## reciprocal_float
module reciprocal_float(
    input clk, rst,
    input start,
    input [31:0] x,
    output [31:0] out,
    output done, zero_flag
);
Size: ~1500 cells after synthesis, roughly 100 flip-flops, roughly 69 I/O pins, roughly 9400 um2 of cells after synthesis.
Settings: LEC_CHECK=0, ABC_AREA=1, CAP_MARGIN=0, CORE_ASPECT_RATIO=1.35, CORE_MARGIN=2, CORE_UTILIZATION=72, CTS_CLUSTER_DIAMETER=59, MAX_ROUTING_LAYER=met5, PLACE_DENSITY=0.65, SETUP_SLACK_MARGIN=-0.4, SLEW_MARGIN=20, TNS_END_PERCENT=35; clock period 4.02 ns.
run.sh (not shown) runs the stock make flow with config.mk's settings and CLKGATE_MAP_FILE=.
The baseline ran to the end with violations: setup timing.
Next try:
- ABC_AREA: 1 -> not set
- CAP_MARGIN: 0 -> 20
- CORE_ASPECT_RATIO: 1.35 -> 0.73
- CORE_UTILIZATION: 72 -> 19
- CTS_CLUSTER_DIAMETER: 59 -> not set
- SETUP_SLACK_MARGIN: -0.4 -> 3.11
- clock period: 4.02 -> 11.4 ns (I/O delays scaled with it)
Effect: The new run completed with no timing, DRC or antenna violations; global-route usage fell by 29 points; hold slack gets better by 7.6 ps; final cell count drops by 1.0%; combinational power shrinks by 81%.
Next try:
- CORE_UTILIZATION: 19 -> 61
- SETUP_SLACK_MARGIN: 3.11 -> -0.11
- clock period: 11.4 -> 5.26 ns (I/O delays scaled with it)
Effect: The changed run reached the layout checks and failed them: setup timing; worst setup slack is worse by 5500 ps; power increases by about 130%; routed wire length went down by 6.1%; utilization increases by 54 points; first-iteration DRC count goes up by about 24%; clock skew decreases by 3.9 ps; design area grows by about 6%; combinational power climbs to 2.8 times its value; global-route usage rose by 20 points; clock-buffer cell count decreases by 2; synthesized area stays the same.

---

Setup of v22:
Starting RTL as in the previous note.
make LEC_CHECK=0 CAP_MARGIN=20 CELL_PAD_IN_SITES_DETAIL_PLACEMENT=1 CELL_PAD_IN_SITES_GLOBAL_PLACEMENT=2 CORE_MARGIN=2 CORE_UTILIZATION=22 GPL_ROUTABILITY_DRIVEN=0 GPL_TIMING_DRIVEN=0 MAX_ROUTING_LAYER=met5 MIN_ROUTING_LAYER=met1 PLACE_DENSITY_LB_ADDON=0.14 SETUP_SLACK_MARGIN=0.47 SLEW_MARGIN=40 TNS_END_PERCENT=15 finish   # period 9.74 ns
v22: PASS, flow complete, no timing, DRC or antenna violations
## Diff of input files: v56 against v22
==> flow/config.mk <==
export PLATFORM = sky130hd
export DESIGN_NAME = reciprocal_float
export DESIGN_NICKNAME = reciprocal_float
export VERILOG_FILES = /design/flow/design.v
export SDC_FILE = /design/flow/constraint.sdc
export NUM_CORES = 4
export LEC_CHECK = 0
export CAP_MARGIN = 20
export CORE_MARGIN = 2
export CORE_UTILIZATION = 44
export SLEW_MARGIN = 20
==> flow/constraint.sdc <==
create_clock -name core_clock -period 6.16 [get_ports {clk}]
set_input_delay 1.2320 -clock core_clock [delete_from_list [all_inputs] [get_ports {clk}]]
set_output_delay 1.2320 -clock core_clock [all_outputs]
set_load 0.01 [all_outputs]
[summary]
Wire length delta for v56 relative to v22: 10 mm lower. Comparing v56 and v22, the lower clock share of power is on v56. v56 completed every stage of the flow, and the final layout passed the timing, DRC and antenna checks. Re flop count: no difference whatsoever between v56 and v22.
Here is what was changed in the inputs of v46 compared with v56.
diff --git a/flow/config.mk b/flow/config.mk
--- a/flow/config.mk
+++ b/flow/config.mk
@@ -10 +10 @@
-export CORE_UTILIZATION = 44
+export CORE_UTILIZATION = 40
==> flow/constraint.sdc <==
create_clock -name core_clock -period 6.48 [get_ports {clk}]
set_input_delay 1.2960 -clock core_clock [delete_from_list [all_inputs] [get_ports {clk}]]
set_output_delay 1.2960 -clock core_clock [all_outputs]
set_load 0.01 [all_outputs]
--- outcome ---
- v46 was carried through to the last stage, and its layout satisfied the timing, DRC and antenna checks.
- On portion of total power attributed to sequential cells, v56 and v46 are neck and neck.
- v56 → v46: logic depth of the worst path, buffers included shows no meaningful change; power attributed to combinational cells shows a reduction of about 5%; post-route standard cell area excluding fillers shows no meaningful change; clock-cell share of area shows no meaningful change; wire length of the first global-routing pass shows an increase of 2.5%.
- In v46 relative to v56, critical-path maximum fanout had gone up by more than 10%.
- According to the power report, total power for v46 is lower than for v56.
- Relative to v56, the sequential power of v46 is lower by 4.2%.

---

reciprocal_float again, from the RTL that the note above started with.
Settings: LEC_CHECK=0, CAP_MARGIN=20, CORE_MARGIN=2, CORE_UTILIZATION=59, SETUP_SLACK_MARGIN=2.31, SLEW_MARGIN=20; clock period 8.01 ns.
The baseline completed with no timing, DRC or antenna violations.
Next try:
Settings changed: ABC_AREA set to 1, CORE_UTILIZATION 59 to 66, PLACE_DENSITY set to 0.37, SETUP_SLACK_MARGIN 2.31 to not set.
Clock period 8.01 ns to 3.82 ns, I/O delays scaled along.
The new run aborted during global routing (5_1_grt), error GRT-0232.
Synthesized cell count came out higher by 37%.
Synthesized area came out higher by 2.8%.
Die size came out lower by 7.9%.
Next try:
Settings changed: CORE_UTILIZATION 66 to 72, PLACE_DENSITY 0.37 to not set.
Clock period 3.82 ns to 6.54 ns, I/O delays scaled along.
After rerunning: With this change the flow went through all stages and came out clean. Synthesized cell count stays the same. Die area goes down by 8.1%. Area after synthesis is unchanged.

---

Starting RTL as in the previous note.
clock: 11.4 ns
lec_check: 0
cap_margin: 20
core_aspect_ratio: 0.73
core_margin: 2
core_utilization: 61
max_routing_layer: met5
setup_slack_margin: 3.11
slew_margin: 20
tns_end_percent: 35
The baseline produced a clean layout.
Then changed:
Settings changed: CORE_ASPECT_RATIO 0.73 to not set, CORE_UTILIZATION 61 to 65, MAX_ROUTING_LAYER met5 to not set, SETUP_SLACK_MARGIN 3.11 to not set, TNS_END_PERCENT 35 to not set.
Clock period 11.4 ns to 5.16 ns, I/O delays scaled along.
After rerunning:
- This time the run finished but failed the layout checks on setup timing
- die size went down by 6.0%
- clock skew is about the same
- final cell count went up by 7.2%
- via count went up by 8.8%
- core utilization went up by 13 points
- synthesized cell count is unchanged
- global-route usage went up by 3.9 points
- total power went up by 130%
- routed wire length went up by 11%
- clock power went up by 110%
Then changed:
Settings changed: ABC_AREA set to 1, CAP_MARGIN 20 to 40, CORE_UTILIZATION 65 to 71, CTS_CLUSTER_DIAMETER set to 42, CTS_CLUSTER_SIZE set to 72, PLACE_DENSITY set to 0.64.
With this change the flow passed the timing, DRC and antenna checks.
Global-route usage went up by 4.1 points.
Combinational power went up by 36%.
Via count went up by 15%.
Final area went down by 7.2%.
Setup slack improved by 0.57 ns.
Clock power went down by about 2%.
Routed wire length went up by 2.8%.
Cell count went up by 21%.
Clock-buffer cell count is unchanged.
No activity file was given, so power comes from the tool's default toggle rates.
